==> build 73: inputs <==
## Top_1553B_APB
module Top_1553B_APB
(
  APB_CLK,
  APB_RESETn,
  APB_RDATA,
  APB_READY,
  APB_SLVERR,
  APB_STRB,
  APB_PROT, 
  APB_ADDR,
  APB_ENABLE,
  APB_WRITE,
  APB_WDATA,
  APB_SEL,
  rx0_1553,
  tx0_1553,
  tx0_en,
  rx1_1553,
  tx1_1553,
  tx1_en
);
localparam DATAWIDTH = 32;
localparam APB_STRB_WIDTH = 8;
localparam REGSNUM = 8;
localparam REGS_ADDRWIDTH = 3;
input                               APB_CLK;
input                               APB_RESETn;
output [DATAWIDTH-1 : 0]            APB_RDATA;
output                              APB_READY;
output                              APB_SLVERR;
input  [APB_STRB_WIDTH-1 : 0]       APB_STRB;
input  [2 : 0]                      APB_PROT;
input  [DATAWIDTH-1 : 0]            APB_ADDR;
input                               APB_ENABLE;
input                               APB_WRITE;
input  [DATAWIDTH-1 : 0]            APB_WDATA;
input                               APB_SEL;
input     [1:0] rx0_1553;
output    [1:0] tx0_1553;
output    tx0_en;
input     [1:0] rx1_1553;
output    [1:0] tx1_1553;
output    tx1_en;
wire [DATAWIDTH*REGSNUM-1 : 0]    RegsDataOut;
wire [DATAWIDTH*REGSNUM-1 : 0]    RegsDataIn;
wire                              beWrdOut;
  ...
Settings: LEC_CHECK=0, ABC_AREA=0, CAP_MARGIN=20, CELL_PAD_IN_SITES_DETAIL_PLACEMENT=0, CORE_MARGIN=2, CORE_UTILIZATION=72, CTS_CLUSTER_SIZE=46, GPL_ROUTABILITY_DRIVEN=0, GPL_TIMING_DRIVEN=1, MAX_ROUTING_LAYER=met5, MIN_ROUTING_LAYER=met1, PLACE_DENSITY_LB_ADDON=0.03, SETUP_SLACK_MARGIN=0.7, SLEW_MARGIN=20; clock period 2.38 ns.
run.sh (not shown) runs the stock make flow with config.mk's settings and CLKGATE_MAP_FILE=.
==> trial 19 (differences from build 73) <==
==> flow/config.mk (replaced) <==
export PLATFORM = sky130hd
export DESIGN_NAME = Top_1553B_APB
export DESIGN_NICKNAME = Top_1553B_APB
export VERILOG_FILES = /design/flow/design.v
export SDC_FILE = /design/flow/constraint.sdc
export NUM_CORES = 4
export LEC_CHECK = 0
export CAP_MARGIN = 20
export CORE_MARGIN = 2
export CORE_UTILIZATION = 72
export MAX_ROUTING_LAYER = met4
export SLEW_MARGIN = 20
==> flow/constraint.sdc (replaced) <==
create_clock -name core_clock -period 7.19 [get_ports {APB_CLK}]
set_input_delay 1.4380 -clock core_clock [delete_from_list [all_inputs] [get_ports {APB_CLK}]]
set_output_delay 1.4380 -clock core_clock [all_outputs]
set_load 0.01 [all_outputs]
==> trial 84 (differences from build 73) <==
==> flow/config.mk (replaced) <==
export PLATFORM = sky130hd
export DESIGN_NAME = Top_1553B_APB
export DESIGN_NICKNAME = Top_1553B_APB
export VERILOG_FILES = /design/flow/design.v
export SDC_FILE = /design/flow/constraint.sdc
export NUM_CORES = 4
export LEC_CHECK = 0
export CAP_MARGIN = 40
export CORE_MARGIN = 2
export CORE_UTILIZATION = 72
export CTS_CLUSTER_SIZE = 17
export HOLD_SLACK_MARGIN = 0.29
export SLEW_MARGIN = 20
==> flow/constraint.sdc (replaced) <==
create_clock -name core_clock -period 2.34 [get_ports {APB_CLK}]
set_input_delay 0.4680 -clock core_clock [delete_from_list [all_inputs] [get_ports {APB_CLK}]]
set_output_delay 0.4680 -clock core_clock [all_outputs]
set_load 0.01 [all_outputs]
==> results <==
item	build 73	trial 19	trial 84
Result of the run	failed layout checks	complete, no violations	failed layout checks
Reasons for failing layout checks	negative setup slack	-	negative setup slack
LEAKAGE	0.0266 uW	0.0238 uW	0.0265 uW
Startpoint of the tightest hold check path	-	CoreOne_inst.mil1553_decoder.reg_data[17]	APB_SEL
WL met2	108,000 um	81,500 um	107,000 um
Largest net degree at the start of global routing	80	95	129
Final core utilization	89.0%	81.2%	88.2%
Part of the power in registers	51.4%	54.1%	51.2%
ClkCell Share	6.51%	7.28%	6.52%
Non-CTS buffers	493	135	503
Fill cell instance count of the final layout	2,707	4,212	3,042
Area growth from synthesis to layout	22.0%	11.3%	20.9%
Final Skew	0.0682 ns	0.0325 ns	0.0475 ns
Final Power	65,100 uW	20,300 uW	65,800 uW
Relative slew slack	22.0%	26.5%	41.3%
Uppermost signal routing layer after detailed routing	met5	met4	met5
Unrepaired setup endpoints after global routing	true	false	true
Met2 track utilization from global routing	71.8%	59.0%	70.3%
Fraction of area in multi-input gates	23.6%	23.5%	22.8%
Detailed Place HPWL	91,600 um	81,900 um	93,400 um
Setup TNS	-105.91 ns	0 ns	-9.85 ns
Area used by sequential logic in the layout	47,900 um^2	47,900 um^2	47,900 um^2
Number of global-route vias before repair	41,400	35,800	40,100
Vias per std cell	8.04	6.92	7.74

==> 02-05: inputs <==
Top_1553B_APB again, from the RTL that the note above started with.
Settings: LEC_CHECK=0, ABC_AREA=1, CAP_MARGIN=20, CELL_PAD_IN_SITES_DETAIL_PLACEMENT=0, CORE_MARGIN=2, CORE_UTILIZATION=48, GPL_ROUTABILITY_DRIVEN=0, GPL_TIMING_DRIVEN=1, MAX_ROUTING_LAYER=met5, MIN_ROUTING_LAYER=met2, PLACE_DENSITY_LB_ADDON=0.03, SETUP_SLACK_MARGIN=-0.0, SLEW_MARGIN=20; clock period 2.86 ns.
==> 08-03: changes against 02-05 <==
Settings changed: ABC_AREA 1 to 0, CELL_PAD_IN_SITES_DETAIL_PLACEMENT 0 to 1, CELL_PAD_IN_SITES_GLOBAL_PLACEMENT set to 1, CORE_ASPECT_RATIO set to 1.47, CORE_MARGIN 2 to 5, CTS_CLUSTER_DIAMETER set to 270, MIN_ROUTING_LAYER met2 to met1, TNS_END_PERCENT set to 75.
==> insert_results.sql <==
-- physical implementation figures
INSERT INTO impl_metrics (metric_group, metric, value, unit) VALUES
('clock_tree', 'cts_inserted_buffers', '177', ''),
('sta', 'finalWorstSetupSlack', '-0.0120', 'ns'),
('worst_setup_path', 'worst_setup_endpoint', 'CoreOne_inst.encoder_fifo.cnt[5]$_SDFFE_PN0P_', ''),
('grt', 'met2_routing_resource_usage_after_global_routing', '44.7', '%'),
('routing', 'route.antenna.diode_count', '8', ''),
('layout', 'area.share.combinational', '23.2', '%'),
('synthesis', 'synth-simple-area-share', '9.18', '%'),
('outcome', 'violatedChecks', 'negative setup slack', ''),
('power_and_ir_drop', 'combPwrFrac', '13.0', '%'),
('synthesis', 'logic_family', 'AND-OR/OR-AND gates', ''),
('outcome', 'outcome', 'failed layout checks', ''),
('sta', 'timing.final.setup_violations', '1', ''),
('floorplan', 'floorplan.initialDensity', '48.5', '%'),
('power_and_ir_drop', 'powerClk', '22.2', 'mW'),
('power_and_ir_drop', 'p_clk_share', '38.4', '%');
The numbers above come from 02-05.

==> insert_results.sql <==
-- physical implementation figures
INSERT INTO impl_metrics (metric_group, metric, value, unit) VALUES
('outcome', 'outcome', 'no timing/DRC/antenna violations', ''),
('worst_setup_path', 'worst_setup_endpoint', 'CoreOne_inst.mil1553_decoder.skip_counter[2]$_SDFFE_PN0P_', ''),
('floorplan', 'floorplan.initialDensity', '48.3', '%'),
('grt', 'met2_routing_resource_usage_after_global_routing', '42.8', '%'),
('sta', 'finalWorstSetupSlack', '0.143', 'ns'),
('grt', 'initial_antenna_violation_count', '0', ''),
('synthesis', 'synth-simple-area-share', '4.68', '%'),
('routing', 'route.antenna.diode_count', '0', ''),
('routing', 'wl_met1', '60100', 'um'),
('synthesis', 'yosys-top-cells-area', 'edfxtp_1 64%, mux4_2 15%, dfxtp_1 7.2%', ''),
('layout', 'area.share.combinational', '22.7', '%'),
('sta', 'timing.final.setup_violations', '0', ''),
('power_and_ir_drop', 'p_clk_share', '41.9', '%'),
('synthesis', 'logic_family', 'multiplexers', ''),
('power_and_ir_drop', 'combPwrFrac', '4.1', '%');
The numbers above come from 08-03.

Power and IR drop assume default switching activity.
